## run A
// router_top
module router_top (
    input clock,
    input resetn,
    input packet_valid,
    input [7:0] data_in,
    input read_enb_0, read_enb_1, read_enb_2,
    output [7:0] data_out_0, data_out_1, data_out_2,
    output vld_out_0, vld_out_1, vld_out_2,
    output err,
    output busy
);
Size in the first run: about 1300 cells after synthesis.
make LEC_CHECK=0 CAP_MARGIN=20 CORE_MARGIN=2 CORE_UTILIZATION=57 SETUP_SLACK_MARGIN=0.81 SLEW_MARGIN=20 finish   # period 2.84 ns
run.sh (not shown) runs the stock make flow with config.mk's settings and CLKGATE_MAP_FILE=.
For run B, these inputs were changed with respect to run A:
--- a/flow/config.mk
+++ b/flow/config.mk
@@ -8,5 +8,7 @@
 export CAP_MARGIN = 20
 export CORE_MARGIN = 2
-export CORE_UTILIZATION = 57
-export SETUP_SLACK_MARGIN = 0.81
+export CORE_UTILIZATION = 65
+export CTS_CLUSTER_DIAMETER = 338
+export SETUP_SLACK_MARGIN = -0.32
 export SLEW_MARGIN = 20
+export TNS_END_PERCENT = 5
==> flow/constraint.sdc <==
create_clock -name core_clock -period 4.71 [get_ports {clock}]
set_input_delay 0.9420 -clock core_clock [delete_from_list [all_inputs] [get_ports {clock}]]
set_output_delay 0.9420 -clock core_clock [all_outputs]
set_load 0.01 [all_outputs]
[summary]
Run B was carried through to the last stage, and its layout satisfied the timing, design-rule and antenna checks.
Relative to run A, core utilization before placement has gone up in run B.
The run showing the greater detailed-route wire length on metal 1 is run A.
Run B vs run A: number of detailed-routing iterations run before antenna repair up in run B
#### Input delta (run C over run B)
--- a/flow/config.mk
+++ b/flow/config.mk
@@ -6,9 +6,8 @@
 export NUM_CORES = 4
 export LEC_CHECK = 0
+export ABC_AREA = 1
 export CAP_MARGIN = 20
 export CORE_MARGIN = 2
-export CORE_UTILIZATION = 65
-export CTS_CLUSTER_DIAMETER = 338
-export SETUP_SLACK_MARGIN = -0.32
+export CORE_UTILIZATION = 70
+export CTS_CLUSTER_SIZE = 72
 export SLEW_MARGIN = 20
-export TNS_END_PERCENT = 5
==> flow/constraint.sdc <==
create_clock -name core_clock -period 1.98 [get_ports {clock}]
set_input_delay 0.3960 -clock core_clock [delete_from_list [all_inputs] [get_ports {clock}]]
set_output_delay 0.3960 -clock core_clock [all_outputs]
set_load 0.01 [all_outputs]
==> results <==
- Diff run B -> run C | synthesized cell count | up by more than half
- Comparing number of buffers and inverters on the critical path for run C and run B, the smaller number came from run C.
- Taking run B as the reference point, the total power of run C rises by about 230%.
- The number of different library cells in the post-synthesis netlist in run C sits 17% below the value recorded for run B.
- Across run B and run C, a clean result was obtained everywhere but in run C.
- Run C finished all stages; layout check result: FAIL, due to negative setup slack.

v28:
Starting RTL as in the previous note.
==> flow/config.mk <==
export PLATFORM = sky130hd
export DESIGN_NAME = router_top
export DESIGN_NICKNAME = router_top
export VERILOG_FILES = /design/flow/design.v
export SDC_FILE = /design/flow/constraint.sdc
export NUM_CORES = 4
export LEC_CHECK = 0
export CAP_MARGIN = 10
export CELL_PAD_IN_SITES_GLOBAL_PLACEMENT = 0
export CORE_MARGIN = 2
export CORE_UTILIZATION = 72
export CTS_CLUSTER_DIAMETER = 352
export CTS_CLUSTER_SIZE = 44
export GPL_TIMING_DRIVEN = 1
export MIN_ROUTING_LAYER = met1
export SETUP_SLACK_MARGIN = -0.2
export SLEW_MARGIN = 20
export TNS_END_PERCENT = 95
==> flow/constraint.sdc <==
create_clock -name core_clock -period 2.05 [get_ports {clock}]
set_input_delay 0.4100 -clock core_clock [delete_from_list [all_inputs] [get_ports {clock}]]
set_output_delay 0.4100 -clock core_clock [all_outputs]
set_load 0.01 [all_outputs]
clock tree synthesis: v28 exited with error
The inputs of v40 differ from those of v28 as listed below.
Settings: CAP_MARGIN now 20, was 10; GPL_TIMING_DRIVEN no longer set, was 1; ABC_AREA now 1, previously not set; CTS_CLUSTER_SIZE now 96, was 44; MIN_ROUTING_LAYER no longer set, was met1; CELL_PAD_IN_SITES_GLOBAL_PLACEMENT no longer set, was 0; CTS_CLUSTER_DIAMETER no longer set, was 352; TNS_END_PERCENT no longer set, was 95; SETUP_SLACK_MARGIN no longer set, was -0.2; the clock period (ns, I/O delays scaled along) now 1.98, was 2.05.
Results
The flow ran to completion for all of v28 and v40 but v28, which stopped partway.
v28 did not make it past clock tree synthesis, where a tool error ended it.
Compared with v28, v40 shows number of cells in the yosys synthesis report higher by about 50%.
Diff v28 -> v40: standard-cell row count picked up an extra 3.2%, half-perimeter wire length after detailed placement moved up.
Delta (v40 minus v28): number of instances in the synthesized netlist rose by 52%; cell total after placement climbed about 37%; area after synthesis increased by 4.6% relative to the old numbers; area figure in the yosys stat output went up; overall die height now larger.
v40 — unique cell type count in the Yosys netlist 9 lower, v28 as reference
> inputs changed (v40 -> v16)
Settings: changing CORE_UTILIZATION from 72 to 68; setting SETUP_SLACK_MARGIN to 0.58 for the first time; changing ABC_AREA from 1 to 0; changing CTS_CLUSTER_SIZE from 96 to 31.
Notes after the runs:
v16 finished every stage; the final checks, however, were not passed, the failures being setup timing. Final checks on v40, whose flow otherwise completed, came back failing, citing setup timing. v16 against v40: width of the chip up 1.1 µm; die footprint increased about 1.2%. Comparing v16 against v40, there is no change at all in hold violation count in the final report. Against v40, v16 reports a chip area in the Yosys report that is lower. Final clock period utilization by the worst path: v16 and v40 compared, lower one is v40.
Input changes introduced in v44 (baseline for comparison: v16):
Settings: CTS_CLUSTER_SIZE no longer set, was 31; CORE_UTILIZATION now 70, was 68.
## What came out
Of v16 and v44, only v44 never reached the final stage. v44 vs v16 on number of core rows: v44 is the lower one. Fraction of registers with async set/reset across v16 and v44: no real change. Re total standard cell area after synthesis: no difference whatsoever between v44 and v16. v44 vs. v16: chip area line of the yosys report stayed essentially flat, maximum level of the CTS H-tree stayed essentially flat. Going from v16 to v44, die area has decreased, die extent in y has decreased. In the metrics for v16 and v44, the one carrying the higher post-cts sizing count is v44.

== v26 ==
Starting RTL as in the previous note.
Design router_top, start of the top module:
module router_top (
    input clock,
    input resetn,
    input packet_valid,
    input [7:0] data_in,
    input read_enb_0, read_enb_1, read_enb_2,
    output [7:0] data_out_0, data_out_1, data_out_2,
    output vld_out_0, vld_out_1, vld_out_2,
    output err,
    output busy
);
    wire [7:0] dout;
    wire [2:0] write_enb;
    wire [2:0] soft_reset;
    wire write_enb_reg;
    wire [2:0] read_enb;
    wire [2:0] empty;
    wire [2:0] full;
    wire lfd_state;
    wire detect_add;
    wire ld_state;
    wire laf_state;
    wire full_state;
    wire fifo_full;
    wire rst_int_reg;
    wire parity_done;
    wire low_packet_valid;
    assign read_enb = {read_enb_2, read_enb_1, read_enb_0};
    router_fsm FSM (.clock(clock), .resetn(resetn), .packet_valid(packet_valid), .data_in(data_in), .parity_done(parity_done), .soft_reset_0(soft_reset[0]), .soft_reset_1(soft_reset[1]), .soft_reset_2(soft_reset[2]), .fifo_full(fifo_full), .low_packet_valid(low_packet_valid), .fifo_empty_0(empty[0]), .fifo_empty_1(empty[1]), .fifo_empty_2(empty[2]), .detect_add(detect_add), .ld_state(ld_state), .laf_state(laf_state), .lfd_state(lfd_state), .full_state(full_state), .write_enb_reg(write_enb_reg), .rst_int_reg(rst_int_reg), .busy(busy));
    router_register REG (.clock(clock), .resetn(resetn), .packet_valid(packet_valid), .data_in(data_in), .fifo_full(fifo_full), .detect_add(detect_add), .ld_state(ld_state), .laf_state(laf_state), .full_state(full_state), .lfd_state(lfd_state), .rst_int_reg(rst_int_reg), .err(err), .parity_done(parity_done), .low_packet_valid(low_packet_valid), .dout(dout));
  ...
export LEC_CHECK = 0
export ABC_AREA = 1
export CAP_MARGIN = 20
export CORE_ASPECT_RATIO = 0.57
export CORE_MARGIN = 3
export CORE_UTILIZATION = 28
export CTS_CLUSTER_SIZE = 11
export GPL_ROUTABILITY_DRIVEN = 0
export MIN_ROUTING_LAYER = met1
export PLACE_DENSITY = 0.59
export SETUP_SLACK_MARGIN = 1.15
export SLEW_MARGIN = 20
create_clock -name core_clock -period 5.61 [get_ports {clock}]
Inputs modified between v26 and v9:
# v26
export LEC_CHECK = 0
export ABC_AREA = 1
export CAP_MARGIN = 20
export CORE_ASPECT_RATIO = 0.57
export CORE_MARGIN = 3
export CORE_UTILIZATION = 28
export CTS_CLUSTER_SIZE = 11
export GPL_ROUTABILITY_DRIVEN = 0
export MIN_ROUTING_LAYER = met1
export PLACE_DENSITY = 0.59
export SETUP_SLACK_MARGIN = 1.15
export SLEW_MARGIN = 20
create_clock -name core_clock -period 5.61 [get_ports {clock}]
# v9
export LEC_CHECK = 0
export CAP_MARGIN = 20
export CORE_MARGIN = 2
export CORE_UTILIZATION = 40
export SLEW_MARGIN = 20
create_clock -name core_clock -period 2.15 [get_ports {clock}]
==> comparison <==
[flow] v9 | stages: complete | final checks: fail | reason: setup timing
v9 vs. v26: overall routed net length shrank by 15%; leakage power figure grew by about 0.9%; routed length on met3 shrank by 55%; count of buffers added by post-CTS timing repair for setup grew by 10; total design power grew by about 130%.
Taking v9 as 1.0, v26 lands at 1.4 on post-route non-filler standard cell count.
The width of the die in v9 is 0.62 times that in v26.
Against v26, first-pass GRT wire length in v9 came out better.
The detailed placer's ending HPWL number comes out higher for v26 vs v9.
Changes in v56 relative to v9:
# v9
export LEC_CHECK = 0
export CAP_MARGIN = 20
export CORE_MARGIN = 2
export CORE_UTILIZATION = 40
export SLEW_MARGIN = 20
create_clock -name core_clock -period 2.15 [get_ports {clock}]
# v56
export LEC_CHECK = 0
export CAP_MARGIN = 20
export CORE_MARGIN = 2
export CORE_UTILIZATION = 57
export SLEW_MARGIN = 20
create_clock -name core_clock -period 4.1 [get_ports {clock}]
==> results <==
Although v9 finished all stages, its layout failed final checks on setup timing.
v56 has completed all stages; timing, DRC and antenna checks passed.
In the reports for v9 and v56, the smaller cell count belongs to v56.
Comparing v9 and v56, the higher logic depth of the worst path, buffers included was measured on v9.
Power share of the sequential group ended up 4.4 points higher on v56 than on v9.
Of v56 and v9, it is v56 that has the higher overall global routing resource usage.
Input changes introduced in v54 (baseline for comparison: v56):
# v56
export LEC_CHECK = 0
export CAP_MARGIN = 20
export CORE_MARGIN = 2
export CORE_UTILIZATION = 57
export SLEW_MARGIN = 20
create_clock -name core_clock -period 4.1 [get_ports {clock}]
# v54
export LEC_CHECK = 0
export CAP_MARGIN = 20
export CELL_PAD_IN_SITES_GLOBAL_PLACEMENT = 2
export CORE_MARGIN = 2
export CORE_UTILIZATION = 40
export CTS_CLUSTER_SIZE = 96
export SLEW_MARGIN = 20
create_clock -name core_clock -period 5.0 [get_ports {clock}]
[summary]
Compared with v56, v54 is more frugal on power.
Between v56 and v54, the flow reports placer congestion estimate decreasing by a few percent.
Design area in v54 vs v56: up 360 um^2
Part of the power in combinational logic (v54 over v56): decrease, 0.9 points
[diff] worst relative slew slack, v54 relative to v56: regression
Total CTS buffers: v56 and v54 compared, higher one is v54
v56 and v54 ended up with nearly the same number of inverters outside the clock class in the layout.
Relative to v56, share of total power in the clock network has gone up in v54.
Power figures rest on the tool's default switching activity, not on a simulated workload.
